Design bitcruncher_dp, start of the top module:
module bitcruncher_dp(
    input         clk,
    input         rst_n,
    input  [21:0] ctrl,             
    input  [15:0] MBR_in_memory,
    output [7:0]  MAR_out_memory,
    output [15:0] MBR_out_memory,
    output [7:0]  IR_out,
    output [3:0]  ALUflags
    );
Size: about 2900 cells after synthesis, roughly 91 flip-flops, roughly 76 I/O pins.
Settings: LEC_CHECK=0, CAP_MARGIN=40, CORE_MARGIN=2, CORE_UTILIZATION=68, CTS_CLUSTER_DIAMETER=27, CTS_CLUSTER_SIZE=24, GPL_ROUTABILITY_DRIVEN=1, MAX_ROUTING_LAYER=met4, SETUP_SLACK_MARGIN=2.29, SLEW_MARGIN=20, TNS_END_PERCENT=75; clock period 27.1 ns.
run.sh (not shown) runs the stock make flow with config.mk's settings and CLKGATE_MAP_FILE=.
The first run ran to the end with violations: setup timing.
Next try:
Settings changed: ABC_AREA set to 1, CAP_MARGIN 40 to 0, CORE_ASPECT_RATIO set to 0.5, CORE_UTILIZATION 68 to 21, CTS_CLUSTER_DIAMETER 27 to 101, CTS_CLUSTER_SIZE 24 to 100, MAX_ROUTING_LAYER met4 to not set, PLACE_DENSITY set to 0.79, SETUP_SLACK_MARGIN 2.29 to not set, SLEW_MARGIN 20 to 5, TNS_END_PERCENT 75 to 35.
Outcome: Now the flow finished with timing, DRC and antenna clean. Setup slack improves by 3500 ps. Core utilization fell by 60 points. Area after synthesis rose by 4.3%. Hold slack degrades by 16 ps.
Next try:
Settings changed: ABC_AREA 1 to not set, CAP_MARGIN 0 to 40, CORE_ASPECT_RATIO 0.5 to not set, CORE_MARGIN 2 to 5, CORE_UTILIZATION 21 to 32, CTS_CLUSTER_DIAMETER 101 to 188, CTS_CLUSTER_SIZE 100 to 39, MAX_ROUTING_LAYER set to met4, PLACE_DENSITY 0.79 to not set, PLACE_DENSITY_LB_ADDON set to 0.07, SETUP_SLACK_MARGIN set to 2.29, SLEW_MARGIN 5 to 20, TNS_END_PERCENT 35 to 75.
=>
- The new run produced a clean layout
- setup slack degrades by 1900 ps
- register-to-register slack gets worse by 1900 ps
- final area came out higher by 12%
- clock-buffer cell count went up by 1
- non-clock buffer count rose by 437
- global-route usage rose by 12 points
- hold slack barely changes
Next try:
Settings changed: CAP_MARGIN 40 to 20, CORE_MARGIN 5 to 2, CORE_UTILIZATION 32 to 20, CTS_CLUSTER_DIAMETER 188 to not set, CTS_CLUSTER_SIZE 39 to not set, GPL_ROUTABILITY_DRIVEN 1 to not set, MAX_ROUTING_LAYER met4 to not set, PLACE_DENSITY_LB_ADDON 0.07 to not set, SETUP_SLACK_MARGIN 2.29 to not set, TNS_END_PERCENT 75 to not set.
Clock period 27.1 ns to 49.5 ns, I/O delays scaled along.
The new run finished clean.
Synthesized cell count does not change.
Count of clock-buffer cells in the layout is lower by 1.
Next try:
Settings changed: CORE_UTILIZATION 20 to 72, PLACE_DENSITY_LB_ADDON set to 0.01.
Clock period 49.5 ns to 26.0 ns, I/O delays scaled along.
Outcome: This time the run stopped in global routing (5_1_grt), error GRT-0232. Synthesized cell count stays the same. Synthesized area is unchanged. Die size shrinks by 72%.

---

== run 1 ==
bitcruncher_dp again, from the RTL that the note above started with.
Settings: LEC_CHECK=0, CAP_MARGIN=20, CELL_PAD_IN_SITES_DETAIL_PLACEMENT=0, CELL_PAD_IN_SITES_GLOBAL_PLACEMENT=1, CORE_MARGIN=10, CORE_UTILIZATION=27, CTS_CLUSTER_DIAMETER=325, GPL_ROUTABILITY_DRIVEN=0, GPL_TIMING_DRIVEN=0, MAX_ROUTING_LAYER=met4, MIN_ROUTING_LAYER=met1, PLACE_DENSITY_LB_ADDON=0.2, SLEW_MARGIN=25; clock period 32.0 ns.
For run 2, these inputs were changed with respect to run 1:
- SLEW_MARGIN: 25 -> 20
- CORE_MARGIN: 10 -> 2
- MAX_ROUTING_LAYER: met4 -> unset
- CTS_CLUSTER_DIAMETER: 325 -> unset
- GPL_ROUTABILITY_DRIVEN: 0 -> unset
- CELL_PAD_IN_SITES_DETAIL_PLACEMENT: 0 -> unset
- MIN_ROUTING_LAYER: met1 -> unset
- GPL_TIMING_DRIVEN: 0 -> unset
- PLACE_DENSITY_LB_ADDON: 0.2 -> unset
- CTS_CLUSTER_SIZE: unset -> 49
- CORE_UTILIZATION: 27 -> 72
- PLACE_DENSITY: unset -> 0.36
- CELL_PAD_IN_SITES_GLOBAL_PLACEMENT: 1 -> unset
- the clock period (ns, I/O delays scaled along): 32.0 -> 17.8
Results
- Looking across run 2 and run 1, the single run that reached the end with no open violations was run 1.
- Flow for run 2 halted at global routing, error code GRT-0232.
- [diff] floorplan die area, run 2 relative to run 1: improvement
- Share of the core filled by cells before placement (higher): run 2
- Run 2 vs. run 1: number of port buffers increased by 9 relative to the old numbers, die boundary height decreased by 41% relative to the old numbers.
What run 3 does differently from run 2 at the input level:
- a change of CORE_UTILIZATION from 72 to 40
- a deleted PLACE_DENSITY that had been 0.36
- a deleted CTS_CLUSTER_SIZE that had been 49
- a change of the clock period (ns, I/O delays scaled along) from 17.8 to 40.0
==> comparison <==
Run 3 was carried through to the last stage, and its layout satisfied the timing, design-rule and antenna checks.
Run 3: die footprint is about 80% higher than what run 2 reported.
The lower post-DP HPWL of run 2 and run 3 is in run 3.
Between run 3 and run 2, it is run 3 whose number of buffers inserted by post-CTS setup repair is lower, by 85.
Changes observed in run 3 relative to run 2: post-placement setup slack now sits higher; number of buffers inserted by hold repair at cts shows no meaningful change; CTS sink count stayed essentially flat; instance area at placement decreased by 11% relative to the old numbers; Yosys chip area neither gained nor lost much.
Changes observed in run 3 relative to run 2: routability congestion estimate from global placement now smaller; number of buffers added by the clock tree synthesis step held steady.
Changes in run 4 relative to run 3:
- GPL_ROUTABILITY_DRIVEN newly set to 0
- ABC_AREA newly set to 1
- CORE_ASPECT_RATIO newly set to 0.5
- CTS_CLUSTER_SIZE newly set to 98
- PLACE_DENSITY newly set to 0.42
- TNS_END_PERCENT newly set to 25
- HOLD_SLACK_MARGIN newly set to 0.27
- CORE_UTILIZATION changed from 40 to 69
- CTS_CLUSTER_DIAMETER newly set to 107
Findings:
- Going from run 3 to run 4, via count of the first global-routing pass grew by 119, total cell area at the placement stage now sits higher, fraction of area in multi-input gates went down 2.5 points.
- When run 4 is measured against run 3, its layout-stage area growth over the synthesis result turns out 2.6 points lower.
- [compare] base=run 3 new=run 4: mux share of post-synthesis cell area now sits lower, critical path depth increased by 36 relative to the old numbers.
- Compare run 4 and run 3 | post-route worst hold slack lower: run 4
- Looking at wire length across run 4 and run 3, the one that comes out higher is run 3.
The following lists how run 5 was set up differently from run 4:
- ABC_AREA removed (was 1)
- PLACE_DENSITY changed from 0.42 to 0.37
- CTS_CLUSTER_DIAMETER removed (was 107)
- CTS_CLUSTER_SIZE changed from 98 to 92
- HOLD_SLACK_MARGIN removed (was 0.27)
- CORE_UTILIZATION changed from 69 to 72
- TNS_END_PERCENT removed (was 25)
- CORE_ASPECT_RATIO removed (was 0.5)
- GPL_ROUTABILITY_DRIVEN removed (was 0)
- the clock period (ns, I/O delays scaled along) changed from 40.0 to 17.8
--- outcome ---
In the summary table, run 5 is marked failed, with error GRT-0232 raised in global routing.
For site row count, dividing the value from run 4 by the value from run 5 gives 0.74.
Diff run 4 -> run 5 | post-synthesis cell count from yosys | down by more than 10%
Of run 5 and run 4, run 5 shows the higher sum of net half-perimeters after detailed placement, with run 4 below it.
Floorplan utilization: run 5 vs run 4 up 3.0 points
Compared with run 4, in run 5 fraction of the mapped netlist area in adder cells moved up; chip width has decreased; post-cts repair resize count higher; area reported by Yosys stat -1000 um2; post-synth net total moved down.
